Setup of exp/amber:
==> flow/design.v (excerpt) <==
module iir_variable_filter
#(
    parameter DATA_IN_WIDTH  = 16,
    parameter DATA_OUT_WIDTH = 32,
    parameter TAP_WIDTH      = 16,
    parameter FF_TAP_COUNT   = 4,
    parameter FB_TAP_COUNT   = 3,
    parameter NUM_LP_FILTERS = 20
)
(
    input  wire                               clk,
    input  wire                               reset_n,
    input  wire        [8:0]                  filter_index,
    input  wire signed [DATA_IN_WIDTH-1:0]    data_in,
    output wire signed [DATA_OUT_WIDTH-1:0]   data_out
);
Size in the first run: roughly 120 flip-flops, roughly 59 I/O pins.
clock: 10.6 ns
lec_check: 0
cap_margin: 20
cell_pad_in_sites_detail_placement: 1
cell_pad_in_sites_global_placement: 1
core_aspect_ratio: 0.65
core_margin: 8
core_utilization: 40
cts_cluster_diameter: 337
gpl_timing_driven: 0
max_routing_layer: met4
min_routing_layer: met2
slew_margin: 20
run.sh (not shown) runs the stock make flow with config.mk's settings and CLKGATE_MAP_FILE=.
exp/amber | ERROR | global routing (5_1_grt)
Input-level comparison between exp/quartz and exp/amber:
Settings: a change of CTS_CLUSTER_DIAMETER from 337 to 36; a change of MIN_ROUTING_LAYER from met2 to met1; a deleted CELL_PAD_IN_SITES_DETAIL_PLACEMENT that had been 1; an added SETUP_SLACK_MARGIN of 2.12; a change of CORE_UTILIZATION from 40 to 72; an added TNS_END_PERCENT of 25; a change of GPL_TIMING_DRIVEN from 0 to 1; a change of CORE_ASPECT_RATIO from 0.65 to 0.85; an added HOLD_SLACK_MARGIN of 0.24; a change of SLEW_MARGIN from 20 to 5; an added PLACE_DENSITY of 0.64; a deleted CELL_PAD_IN_SITES_GLOBAL_PLACEMENT that had been 1; a change of CORE_MARGIN from 8 to 6; an added CTS_CLUSTER_SIZE of 37.
### Flow results
Going from exp/amber to exp/quartz, count of cells resized by post-cts repair shrinks by about 70%.
Post-CTS setup repair buffer count ends up lower on exp/quartz.
| basic-gate share of the synthesized area counting and, or, nand and nor cells | exp/amber vs exp/quartz | ≈ equal |
Sort exp/amber and exp/quartz by pre-CTS worst setup slack, ascending, and exp/amber comes first.
exp/quartz vs exp/amber on die width: exp/quartz is the lower one.
exp/quartz finished every stage; the final checks, however, were not passed, the failures being negative setup slack.
[inputs] exp/violet vs exp/quartz
Settings: TNS_END_PERCENT removed (was 25); CTS_CLUSTER_DIAMETER changed from 36 to 337; CTS_CLUSTER_SIZE removed (was 37); CELL_PAD_IN_SITES_DETAIL_PLACEMENT newly set to 1; CORE_ASPECT_RATIO changed from 0.85 to 0.65; MIN_ROUTING_LAYER changed from met1 to met2; GPL_TIMING_DRIVEN changed from 1 to 0; SETUP_SLACK_MARGIN changed from 2.12 to 1.47; CORE_MARGIN changed from 6 to 8; PLACE_DENSITY removed (was 0.64); HOLD_SLACK_MARGIN removed (was 0.24); ABC_AREA newly set to 1; CELL_PAD_IN_SITES_GLOBAL_PLACEMENT newly set to 0; PLACE_DENSITY_LB_ADDON newly set to 0.03; CORE_UTILIZATION changed from 72 to 40; SLEW_MARGIN changed from 5 to 20.
exp/violet is listed as incomplete: the tool reported an error in global routing (5_1_grt) and the run ended there.
Comparing exp/quartz and exp/violet, post-synthesis share of cell area spent on full adders, half adders and majority gates is higher on exp/violet.
Reported for exp/quartz and exp/violet, async set-or-reset flop fraction in the synthesized netlist turned out identical to the last digit.
Compared with exp/quartz, exp/violet shows number of cells in Yosys stat that has gone up by a little under 10%.
Against exp/quartz, area after synthesis in exp/violet fell slightly.
From exp/quartz to exp/violet the numbers moved as follows: number of nets produced by synthesis picked up an extra 584; cell resize tally after clock tree synthesis picked up an extra 276; quantity of I/O buffers inserted on ports lost about 1.7%.
Edits applied to the flow inputs when going from exp/violet to exp/garnet:
Settings: CELL_PAD_IN_SITES_DETAIL_PLACEMENT: 1 -> unset; CORE_ASPECT_RATIO: 0.65 -> unset; CORE_MARGIN: 8 -> 2; MAX_ROUTING_LAYER: met4 -> unset; SETUP_SLACK_MARGIN: 1.47 -> unset; MIN_ROUTING_LAYER: met2 -> unset; GPL_TIMING_DRIVEN: 0 -> unset; CELL_PAD_IN_SITES_GLOBAL_PLACEMENT: 0 -> unset; ABC_AREA: 1 -> unset; CTS_CLUSTER_DIAMETER: 337 -> unset; PLACE_DENSITY_LB_ADDON: 0.03 -> unset; the clock period (ns, I/O delays scaled along): 10.6 -> 15.0.
- exp/garnet reached the final stage; the timing, design-rule and antenna checks on its layout passed.
- Summary of exp/garnet over exp/violet: per-instance average area after synthesis increased by about 8% relative to the old numbers, adder-cell share of the synthesized area decreased by 0.40 points relative to the old numbers, total CTS buffers decreased by 8 relative to the old numbers.
- Of the two candidates, exp/violet has the worse die size and exp/garnet the better one.
- exp/garnet against exp/violet: overall die width shows a reduction of 110 um, floorplan net count shows a reduction of 584.
- Diff exp/violet -> exp/garnet | placed standard-cell area | increase of about 3.5%
- From exp/violet to exp/garnet the numbers moved as follows: number of instances resized during post-cts repair decreased 392; area after synthesis increased about 0.6%.
- [exp/garnet] tally of buffers added on design ports rose 1 relative to exp/violet

---

iir_variable_filter again, from the RTL that the note above started with.
Design iir_variable_filter, start of the top module:
module iir_variable_filter
#(
    parameter DATA_IN_WIDTH  = 16,
    parameter DATA_OUT_WIDTH = 32,
    parameter TAP_WIDTH      = 16,
    parameter FF_TAP_COUNT   = 4,
    parameter FB_TAP_COUNT   = 3,
    parameter NUM_LP_FILTERS = 20
)
(
    input  wire                               clk,
    input  wire                               reset_n,
    input  wire        [8:0]                  filter_index,
    input  wire signed [DATA_IN_WIDTH-1:0]    data_in,
    output wire signed [DATA_OUT_WIDTH-1:0]   data_out
);
clock: 8.34 ns
lec_check: 0
abc_area: 1
cap_margin: 10
core_margin: 2
core_utilization: 72
cts_cluster_diameter: 400
cts_cluster_size: 10
slew_margin: 20
tns_end_percent: 10
The first run ran to the end with violations: negative setup slack.
Change:
Settings changed: ABC_AREA 1 to not set, CTS_CLUSTER_DIAMETER 400 to not set, CTS_CLUSTER_SIZE 10 to not set, TNS_END_PERCENT 10 to not set.
Clock period 8.34 ns to 13.0 ns, I/O delays scaled along.
What happened: The changed run finished with negative setup slack left; final area drops by about 3.5%; die size climbs by 0.62%; final cell count drops by about 10%; worst setup slack is better by 3.3 ns; critical path depth drops by 15; count of clock-buffer cells in the layout climbs by 1; hold slack is worse by 0.027 ns.
